==> flow/design.v <==
/*verilator lint_off MULTITOP*/
module num_rpad #(
    parameter int IN_WIDTH  = 32,
    parameter int OUT_WIDTH = 32
) (
    input  logic [ IN_WIDTH-1:0] in,
    output logic [OUT_WIDTH-1:0] out
);
  localparam int EXTEND = OUT_WIDTH - IN_WIDTH;
  assign out = {in, {EXTEND{1'b0}}};
endmodule
module num_sneg #(
    parameter int WIDTH = 32
) (
    input  logic signed [WIDTH-1:0] in,
    output logic signed [WIDTH-1:0] out
);
  assign out = -in;
endmodule
module num_sabs #(
    parameter int WIDTH = 32
) (
    input  logic signed [WIDTH-1:0] in,
    output logic signed [WIDTH-1:0] out
);
  assign out = in[WIDTH-1] ? -in : in;
endmodule
module num_min #(
    parameter int WIDTH = 32
) (
    input  logic [WIDTH-1:0] left,
    input  logic [WIDTH-1:0] right,
    output logic [WIDTH-1:0] out
);
  assign out = (left < right) ? left : right;
endmodule
module num_max #(
    parameter int WIDTH = 32
) (
    input  logic [WIDTH-1:0] left,
    input  logic [WIDTH-1:0] right,
    output logic [WIDTH-1:0] out
);
  assign out = (left > right) ? left : right;
endmodule
module num_smin #(
    parameter int WIDTH = 32
) (
    input  logic signed [WIDTH-1:0] left,
    input  logic signed [WIDTH-1:0] right,
    output logic signed [WIDTH-1:0] out
);
  assign out = (left < right) ? left : right;
endmodule
module num_smax #(
    parameter int WIDTH = 32
) (
    input  logic signed [WIDTH-1:0] left,
    input  logic signed [WIDTH-1:0] right,
    output logic signed [WIDTH-1:0] out
);
  assign out = (left > right) ? left : right;
endmodule
module num_ssignbit #(
    parameter int WIDTH = 32
) (
    input logic signed [WIDTH-1:0] in,
    output logic out
);
  assign out = in[WIDTH-1];
endmodule
module num_sadd #(
    parameter int LEFT_WIDTH = 32,
    parameter int LEFT_LSB = 0,
    parameter int RIGHT_WIDTH = 32,
    parameter int RIGHT_LSB = 0,
    parameter int OUT_WIDTH = 33
) (
    input  logic signed [ LEFT_WIDTH-1:0] left,
    input  logic signed [RIGHT_WIDTH-1:0] right,
    output logic signed [  OUT_WIDTH-1:0] out
);
  logic signed [  LEFT_LSB+LEFT_WIDTH-1:0] left_aligned;
  logic signed [RIGHT_LSB+RIGHT_WIDTH-1:0] right_aligned;
  assign left_aligned = {left, {LEFT_LSB{1'b0}}};
  assign right_aligned = {right, {RIGHT_LSB{1'b0}}};
  assign out = left_aligned + right_aligned;
endmodule
module num_smul #(
    parameter int LEFT_WIDTH = 32,
    parameter int RIGHT_WIDTH = 32,
    parameter int OUT_WIDTH = 64,
    parameter int OUT_LSB = 0
) (
    input  logic signed [ LEFT_WIDTH-1:0] left,
    input  logic signed [RIGHT_WIDTH-1:0] right,
    input  logic                          go,
    input  logic                          reset,
    input  logic                          clk,
    output logic signed [  OUT_WIDTH-1:0] out,
    output logic                          done
);
  logic [1:0] done_buffer;
  assign done = done_buffer[1];
  logic signed [       LEFT_WIDTH-1:0] left_tmp;
  logic signed [      RIGHT_WIDTH-1:0] right_tmp;
  logic signed [OUT_LSB+OUT_WIDTH-1:0] out_tmp;
  assign out = out_tmp[OUT_LSB+OUT_WIDTH-1:OUT_LSB];
  always_ff @(posedge clk) begin
    if (go) begin
      done_buffer[0] <= 1;
      done_buffer[1] <= done_buffer[0];
    end else begin
      done_buffer <= 0;
    end
  end
  always_ff @(posedge clk) begin
    if (!reset && go) begin
      left_tmp  <= left;
      right_tmp <= right;
    end else begin
      left_tmp  <= 0;
      right_tmp <= 0;
    end
  end
  always_ff @(posedge clk) begin
    if (reset) begin
      out_tmp <= 0;
    end else if (go) begin
      out_tmp <= left_tmp * right_tmp;
    end else begin
      out_tmp <= out_tmp;
    end
  end
endmodule
module smul_q31 (
    input  logic        clk,
    input  logic        reset,
    input  logic        go,
    input  logic [31:0] left,
    input  logic [31:0] right,
    output logic [31:0] out,
    output logic        done
);
  num_smul #(
      .LEFT_WIDTH (32),
      .RIGHT_WIDTH(32),
      .OUT_WIDTH  (32),
      .OUT_LSB    (31)
  ) mul (
      .left (left),
      .right(right),
      .go   (go),
      .reset(reset),
      .clk  (clk),
      .out  (out),
      .done (done)
  );
endmodule
Settings: LEC_CHECK=0, ABC_AREA=1, CAP_MARGIN=15, CORE_MARGIN=2, CORE_UTILIZATION=72, CTS_CLUSTER_SIZE=80, HOLD_SLACK_MARGIN=-0.09, MAX_ROUTING_LAYER=met4, PLACE_DENSITY=0.63, SETUP_SLACK_MARGIN=-0.45, SLEW_MARGIN=20; clock period 6.5 ns.
run.sh (not shown) runs the stock make flow with config.mk's settings and CLKGATE_MAP_FILE=.
The starting point finished but fails on negative setup slack.
Next try:
--- a/flow/config.mk
+++ b/flow/config.mk
@@ -8,10 +8,9 @@
 export ABC_AREA = 1
-export CAP_MARGIN = 15
+export CAP_MARGIN = 5
 export CORE_MARGIN = 2
 export CORE_UTILIZATION = 72
-export CTS_CLUSTER_SIZE = 80
-export HOLD_SLACK_MARGIN = -0.09
+export CTS_CLUSTER_DIAMETER = 395
+export CTS_CLUSTER_SIZE = 66
+export HOLD_SLACK_MARGIN = 0.3
 export MAX_ROUTING_LAYER = met4
-export PLACE_DENSITY = 0.63
-export SETUP_SLACK_MARGIN = -0.45
 export SLEW_MARGIN = 20
==> flow/constraint.sdc (replaced) <==
create_clock -name core_clock -period 6.01 [get_ports {clk}]
set_input_delay 1.2020 -clock core_clock [delete_from_list [all_inputs] [get_ports {clk}]]
set_output_delay 1.2020 -clock core_clock [all_outputs]
set_load 0.01 [all_outputs]
With this change the flow aborted during 5_1_grt with GRT-0116.
Die area stays the same.
Area after synthesis does not change.
Synthesized cell count stays the same.
Next try:
==> flow/config.mk (replaced) <==
export PLATFORM = sky130hd
export DESIGN_NAME = smul_q31
export DESIGN_NICKNAME = smul_q31
export VERILOG_FILES = /design/flow/design.v
export SDC_FILE = /design/flow/constraint.sdc
export NUM_CORES = 4
export LEC_CHECK = 0
export CAP_MARGIN = 10
export CORE_MARGIN = 2
export CORE_UTILIZATION = 72
export CTS_CLUSTER_SIZE = 80
export HOLD_SLACK_MARGIN = -0.09
export MAX_ROUTING_LAYER = met4
export SETUP_SLACK_MARGIN = 0.34
export SLEW_MARGIN = 20
==> flow/constraint.sdc (replaced) <==
create_clock -name core_clock -period 6.5 [get_ports {clk}]
set_input_delay 1.3000 -clock core_clock [delete_from_list [all_inputs] [get_ports {clk}]]
set_output_delay 1.3000 -clock core_clock [all_outputs]
set_load 0.01 [all_outputs]
Outcome:
- Now the flow produced a layout that fails on negative setup slack
- synthesized area falls by 6.2%
- synthesized cell count falls by 24%
- die size came out lower by 6.1%
Next try:
--- a/flow/config.mk
+++ b/flow/config.mk
@@ -7,9 +7,7 @@
 export LEC_CHECK = 0
-export CAP_MARGIN = 10
+export CAP_MARGIN = 20
 export CORE_MARGIN = 2
 export CORE_UTILIZATION = 72
-export CTS_CLUSTER_SIZE = 80
-export HOLD_SLACK_MARGIN = -0.09
+export CTS_CLUSTER_SIZE = 66
 export MAX_ROUTING_LAYER = met4
-export SETUP_SLACK_MARGIN = 0.34
 export SLEW_MARGIN = 20
==> flow/constraint.sdc (replaced) <==
create_clock -name core_clock -period 7.08 [get_ports {clk}]
set_input_delay 1.4160 -clock core_clock [delete_from_list [all_inputs] [get_ports {clk}]]
set_output_delay 1.4160 -clock core_clock [all_outputs]
set_load 0.01 [all_outputs]
The new run reached the layout checks and failed them: negative setup slack.
Design area fell slightly.
Sequential cell count is unchanged.
Register-to-register slack gets better by 0.74 ns.
Total power falls by roughly a tenth.
Maximum frequency grows by a few percent.
Next try:
--- a/flow/config.mk
+++ b/flow/config.mk
@@ -7,2 +7,3 @@
 export LEC_CHECK = 0
+export ABC_AREA = 1
 export CAP_MARGIN = 20
@@ -12,2 +13,3 @@
 export MAX_ROUTING_LAYER = met4
+export PLACE_DENSITY_LB_ADDON = 0.23
 export SLEW_MARGIN = 20
==> flow/constraint.sdc (replaced) <==
create_clock -name core_clock -period 6.91 [get_ports {clk}]
set_input_delay 1.3820 -clock core_clock [delete_from_list [all_inputs] [get_ports {clk}]]
set_output_delay 1.3820 -clock core_clock [all_outputs]
set_load 0.01 [all_outputs]
Effect: The new run finished but fails on negative setup slack. Sequential share of layout area falls by 0.30 points. Design area went up by 6.9%. Maximum frequency climbs by 6.4%. Worst setup slack gains 0.30 ns. Global-route usage rises by 0.77 points. Total power rises by 15%.
Next try:
--- a/flow/config.mk
+++ b/flow/config.mk
@@ -7,3 +7,2 @@
 export LEC_CHECK = 0
-export ABC_AREA = 1
 export CAP_MARGIN = 20
@@ -11,5 +10,3 @@
 export CORE_UTILIZATION = 72
-export CTS_CLUSTER_SIZE = 66
-export MAX_ROUTING_LAYER = met4
-export PLACE_DENSITY_LB_ADDON = 0.23
+export CTS_CLUSTER_SIZE = 99
 export SLEW_MARGIN = 20
==> flow/constraint.sdc (replaced) <==
create_clock -name core_clock -period 12.4 [get_ports {clk}]
set_input_delay 2.4800 -clock core_clock [delete_from_list [all_inputs] [get_ports {clk}]]
set_output_delay 2.4800 -clock core_clock [all_outputs]
set_load 0.01 [all_outputs]
- With this change the flow finished clean
- power falls by 60%
- sequential share of layout area goes up by 0.74 points
- via count decreases by 27%
- count of clock-buffer cells in the layout is unchanged
- final area shrinks by 18%
- synthesized area decreases by 6.2%
- hold slack gets better by 0.025 ns
Power is estimated from default activity; no workload was simulated.
